== run A ==
==> flow/design.v <==
module mult_unsigned #(
		parameter WIDTHA = 16,
		parameter WIDTHB = 24,
		parameter PIPELINE_DEPTH = 4
)
(
	input clk,rst,
	input [WIDTHA -1 :0] A,
	input [WIDTHB -1 :0] B,
	output [WIDTHA + WIDTHB - 1:0] result
);
reg [WIDTHA -1 :0] rA;
reg [WIDTHB -1 :0] rB;
reg [WIDTHA + WIDTHB - 1:0] M [PIPELINE_DEPTH-1:0];
integer i;
always @(posedge clk or posedge rst)
begin
	if (rst) begin
		rA <= 0;
		rB <= 0;
		for (i=0; i<PIPELINE_DEPTH; i=i+1)
		  M[i] <=0;
		end
	else
	begin
		rA <= A;
		rB <= B;
		M[0] <= rA * rB;
		for (i=0; i<PIPELINE_DEPTH-1; i=i+1)
			M[i+1] <= M[i];
	end
end
assign result = M[PIPELINE_DEPTH-1];
endmodule
==> flow/config.mk <==
export PLATFORM = sky130hd
export DESIGN_NAME = mult_unsigned
export DESIGN_NICKNAME = mult_unsigned
export VERILOG_FILES = /design/flow/design.v
export SDC_FILE = /design/flow/constraint.sdc
export NUM_CORES = 4
export LEC_CHECK = 0
export CAP_MARGIN = 0
export CELL_PAD_IN_SITES_GLOBAL_PLACEMENT = 0
export CORE_MARGIN = 4
export CORE_UTILIZATION = 25
export CTS_CLUSTER_DIAMETER = 160
export CTS_CLUSTER_SIZE = 100
export HOLD_SLACK_MARGIN = 0.21
export MIN_ROUTING_LAYER = met1
export PLACE_DENSITY = 0.81
export SETUP_SLACK_MARGIN = -0.56
export SLEW_MARGIN = 10
export TNS_END_PERCENT = 20
==> flow/constraint.sdc <==
create_clock -name core_clock -period 11.8 [get_ports {clk}]
set_input_delay 2.3600 -clock core_clock [delete_from_list [all_inputs] [get_ports {clk}]]
set_output_delay 2.3600 -clock core_clock [all_outputs]
set_load 0.01 [all_outputs]
run.sh (not shown) runs the stock make flow with config.mk's settings and CLKGATE_MAP_FILE=.
Input-level comparison between run B and run A:
Settings: swapping 0.21 for 0.15 in HOLD_SLACK_MARGIN; swapping 160 for 374 in CTS_CLUSTER_DIAMETER; swapping 100 for 96 in CTS_CLUSTER_SIZE; swapping 20 for 80 in TNS_END_PERCENT; swapping 4 for 5 in CORE_MARGIN; swapping 0 for 20 in CAP_MARGIN; putting CORE_ASPECT_RATIO at 0.66 where nothing was set; swapping 25 for 63 in CORE_UTILIZATION; swapping -0.56 for 0.09 in SETUP_SLACK_MARGIN; putting ABC_AREA at 0 where nothing was set; putting MAX_ROUTING_LAYER at met4 where nothing was set; swapping 0.81 for 0.67 in PLACE_DENSITY.
==> comparison <==
The flow did not stop early for run B: all stages ran, and the layout cleared the timing, DRC and antenna checks.
Looking at worst slew margin relative to its limit, run B sits 5.5 points below run A.
Looking at last weighted congestion value of the routability-driven placer across run A and run B, the one that comes out higher is run B.
On logic share of the area: run B sits above run A.
Run B against run A: overall global routing resource usage picked up an extra 15 points, final cell count went down by 22%, fraction of met3 tracks used by global routing went up, post-layout period usage of the worst path ~0 delta.
## Diff of input files: run C against run B
Settings: clearing HOLD_SLACK_MARGIN, which used to be 0.15; swapping 0.66 for 0.91 in CORE_ASPECT_RATIO; clearing CTS_CLUSTER_DIAMETER, which used to be 374; clearing MAX_ROUTING_LAYER, which used to be met4; clearing ABC_AREA, which used to be 0; swapping 80 for 50 in TNS_END_PERCENT; swapping 5 for 2 in CORE_MARGIN; swapping 63 for 72 in CORE_UTILIZATION; swapping 0.09 for 1.69 in SETUP_SLACK_MARGIN; swapping 11.8 for 5.95 in the clock period (ns, I/O delays scaled along).
==> results <==
Worst hold slack across run B and run C: no real change.
Nothing crashed in run C and all stages finished; the problem is that the final layout failed, the offending checks being setup timing.
Re detailed-routed wire length on met3: run B and run C aren't equal, and the lower value belongs to run B.
In run C, the worst setup slack came out 5.29 ns below the value in run B.
Per the comparison of run C with run B, number of gates on the worst path with buffers counted went down by 1; starting density of the core now sits higher.
What run D does differently from run C at the input level:
Settings: CELL_PAD_IN_SITES_GLOBAL_PLACEMENT removed (was 0); TNS_END_PERCENT removed (was 50); SLEW_MARGIN changed from 10 to 20; CTS_CLUSTER_SIZE removed (was 96); MIN_ROUTING_LAYER removed (was met1); PLACE_DENSITY_LB_ADDON newly set to 0.28; ABC_AREA newly set to 1; CORE_ASPECT_RATIO removed (was 0.91); SETUP_SLACK_MARGIN removed (was 1.69); PLACE_DENSITY removed (was 0.67); the clock period (ns, I/O delays scaled along) changed from 5.95 to 5.33.
Results
Ran to the end and failed final checks on setup timing: run D.
Final checks on run C, whose flow otherwise completed, came back failing, citing setup timing.
Run D vs run C, number of clock buffers in the layout went up by 2.
Compared to run C, run D shows a narrower setup margin.
Run D — critical path depth 20% higher, run C as reference
Per the comparison of run D with run C, final number of setup-violating endpoints higher; detailed-route wire length +17%; register area share after synthesis has decreased; final sum of negative setup slack decreased 5.14 ns; CTS H-tree depth barely changed.
The higher met3 layer wire length in the routed design of run C and run D is in run D.
Run D reports its worst setup path endpoint as M[0][38]$_DFF_PP0_ while run C reports M[0][36]$_DFF_PP0_.
Simple-gate portion of the synthesized area came out higher on run D than on run C.


RTL: the design.v shown in full above, as it stands there.
make LEC_CHECK=0 ABC_AREA=1 CAP_MARGIN=20 CELL_PAD_IN_SITES_GLOBAL_PLACEMENT=0 CORE_MARGIN=2 CORE_UTILIZATION=72 CTS_CLUSTER_SIZE=96 HOLD_SLACK_MARGIN=0.21 MIN_ROUTING_LAYER=met1 PLACE_DENSITY=0.67 SETUP_SLACK_MARGIN=0.09 SLEW_MARGIN=10 TNS_END_PERCENT=50 finish   # period 5.79 ns
The starting point completed with no timing, DRC or antenna violations.
Next try:
- ABC_AREA: 1 -> unset
- HOLD_SLACK_MARGIN: 0.21 -> unset
- clock period: 5.79 -> 5.95 ns (I/O delays scaled with it)
- Now the flow finished but fails on negative setup slack
- fmax goes down by 8.8%
- global-route usage goes down by 1.5 points
- core utilization goes up by 5.3 points
